==> flow/design.v <==
module cordic #(
    parameter data_width = 16,
    parameter iterations = 15
    )(
    input clk,
    input reset_n,
    input logic signed [data_width-1:0] angle,
    input logic signed [data_width-1:0] x_i,
    input logic signed [data_width-1:0] y_i,
    output logic signed [data_width-1:0] cos,
    output logic signed [data_width-1:0] sin,
    input valid_in,
    output logic valid_out
    );
    logic signed [data_width-1:0] atan_table [0:iterations-1];
    assign atan_table[0]  = 'd12867;   
    assign atan_table[1]  = 'd7596;    
    assign atan_table[2]  = 'd4013;    
    assign atan_table[3]  = 'd2037;    
    assign atan_table[4]  = 'd1021;    
    assign atan_table[5]  = 'd511;     
    assign atan_table[6]  = 'd256;     
    assign atan_table[7]  = 'd128;     
    assign atan_table[8]  = 'd64;      
    assign atan_table[9]  = 'd32;      
    assign atan_table[10] = 'd16;      
    assign atan_table[11] = 'd8;       
    assign atan_table[12] = 'd4;       
    assign atan_table[13] = 'd2;       
    assign atan_table[14] = 'd1;       
    logic signed [data_width-1:0] x [0:iterations], y [0:iterations], z [0:iterations];
    logic [$clog2(iterations)-1:0] iteration;
    logic valid_pipe [0:iterations];
    always_ff @(posedge clk or negedge reset_n) begin
        if (!reset_n) begin
            x[0] <= 0;
            y[0] <= 0;
            z[0] <= 0;
            valid_pipe[0] <= 0;
        end else if (valid_in) begin
            case (angle[15:14])
                2'b00: begin
                    x[0] <= x_i;
                    y[0] <= y_i;
                    z[0] <= angle;
                end
                2'b01: begin
                    x[0] <= -y_i;
                    y[0] <= x_i;
                    z[0] <= {2'b00, angle[13:0]};
                end
                2'b10: begin
                    x[0] <= -x_i;
                    y[0] <= -y_i;
                    z[0] <= {2'b11, angle[13:0]};
                end
                2'b11: begin
                    x[0] <= y_i;
                    y[0] <= -x_i;
                    z[0] <= -angle;
                end
            endcase
            valid_pipe[0] <= 1;
        end else begin
            valid_pipe[0] <= 0;
        end
    end
    genvar i;
    generate
        for (i = 0; i < iterations; i = i + 1) begin : cordic_pipeline
            always_ff @(posedge clk or negedge reset_n) begin
                if (!reset_n) begin
                    x[i+1] <= 0;
                    y[i+1] <= 0;
                    z[i+1] <= 0;
                    valid_pipe[i+1] <= 0;
                end else if (valid_pipe[i]) begin
                    if (z[i] < 0) begin
                        x[i+1] <= x[i] + (y[i] >>> i);
                        y[i+1] <= y[i] - (x[i] >>> i);
                        z[i+1] <= z[i] + atan_table[i];
                    end else begin
                        x[i+1] <= x[i] - (y[i] >>> i);
                        y[i+1] <= y[i] + (x[i] >>> i);
                        z[i+1] <= z[i] - atan_table[i];
                    end
                    valid_pipe[i+1] <= 1;
                end else begin
                    valid_pipe[i+1] <= 0;
                end
            end
        end
    endgenerate
    assign cos = x[iterations];
    assign sin = y[iterations];
    assign valid_out = valid_pipe[iterations];
endmodule
==> flow/config.mk <==
export PLATFORM = sky130hd
export DESIGN_NAME = cordic
export DESIGN_NICKNAME = cordic
export VERILOG_FILES = /design/flow/design.v
export SDC_FILE = /design/flow/constraint.sdc
export NUM_CORES = 4
export LEC_CHECK = 0
export CAP_MARGIN = 20
export CELL_PAD_IN_SITES_GLOBAL_PLACEMENT = 3
export CORE_ASPECT_RATIO = 0.85
export CORE_MARGIN = 2
export CORE_UTILIZATION = 54
export CTS_CLUSTER_DIAMETER = 198
export GPL_TIMING_DRIVEN = 1
export HOLD_SLACK_MARGIN = 0.06
export MAX_ROUTING_LAYER = met5
export MIN_ROUTING_LAYER = met2
export PLACE_DENSITY_LB_ADDON = 0.08
export SETUP_SLACK_MARGIN = -0.19
export SLEW_MARGIN = 15
export TNS_END_PERCENT = 85
==> flow/constraint.sdc <==
create_clock -name core_clock -period 2.45 [get_ports {clk}]
set_input_delay 0.4900 -clock core_clock [delete_from_list [all_inputs] [get_ports {clk}]]
set_output_delay 0.4900 -clock core_clock [all_outputs]
set_load 0.01 [all_outputs]
run.sh (not shown) runs the stock make flow with config.mk's settings and CLKGATE_MAP_FILE=.
The first run aborted during 3_1_place_gp_skip_io.
Change:
- CELL_PAD_IN_SITES_GLOBAL_PLACEMENT: 3 -> default
- CORE_ASPECT_RATIO: 0.85 -> default
- CORE_UTILIZATION: 54 -> 66
- CTS_CLUSTER_DIAMETER: 198 -> default
- GPL_TIMING_DRIVEN: 1 -> default
- HOLD_SLACK_MARGIN: 0.06 -> default
- MAX_ROUTING_LAYER: met5 -> default
- MIN_ROUTING_LAYER: met2 -> default
- PLACE_DENSITY_LB_ADDON: 0.08 -> default
- SETUP_SLACK_MARGIN: -0.19 -> default
- SLEW_MARGIN: 15 -> 20
- TNS_END_PERCENT: 85 -> default
- clock period: 2.45 -> 3.09 ns (I/O delays scaled with it)
Result: With this change the flow ran to the end with violations: setup timing. Area after synthesis does not change. Synthesized cell count is unchanged. Die size drops by about a fifth.
Change:
- CORE_UTILIZATION: 66 -> 72
- PLACE_DENSITY_LB_ADDON: default -> 0.23
- SETUP_SLACK_MARGIN: default -> 0.91
After rerunning:
- Now the flow did not get past 5_1_grt, error GRT-0232
- synthesized area does not change
- die size came out lower by 8.2%
- synthesized cell count stays the same
Change:
- CORE_UTILIZATION: 72 -> 40
- PLACE_DENSITY_LB_ADDON: 0.23 -> default
- SETUP_SLACK_MARGIN: 0.91 -> default
- clock period: 3.09 -> 3.8 ns (I/O delays scaled with it)
What happened:
- The new run finished with timing, DRC and antenna clean
- die size is higher by 79%
- area after synthesis is unchanged
- synthesized cell count is unchanged
Change:
- CORE_UTILIZATION: 40 -> 58
The changed run ran to the end with no violations.
Final area shrinks by 1.0%.
Via count rises by 0.37%.
Worst hold slack gains 0.050 ns.
Worst setup slack gains 0.091 ns.
Maximum frequency rose by 2.6%.
Area after synthesis does not change.
Clock skew falls by 0.034 ns.
Die area came out lower by about 30%.
Global-route usage rises by 7.9 points.
Change:
- CORE_UTILIZATION: 58 -> 70
- CTS_CLUSTER_DIAMETER: default -> 28
- SETUP_SLACK_MARGIN: default -> 0.9
- clock period: 3.8 -> 3.09 ns (I/O delays scaled with it)
=> The new run died in 5_1_grt, error DPL-0038. Synthesized cell count stays the same. Synthesized area stays the same. Die area shrinks by about a fifth.
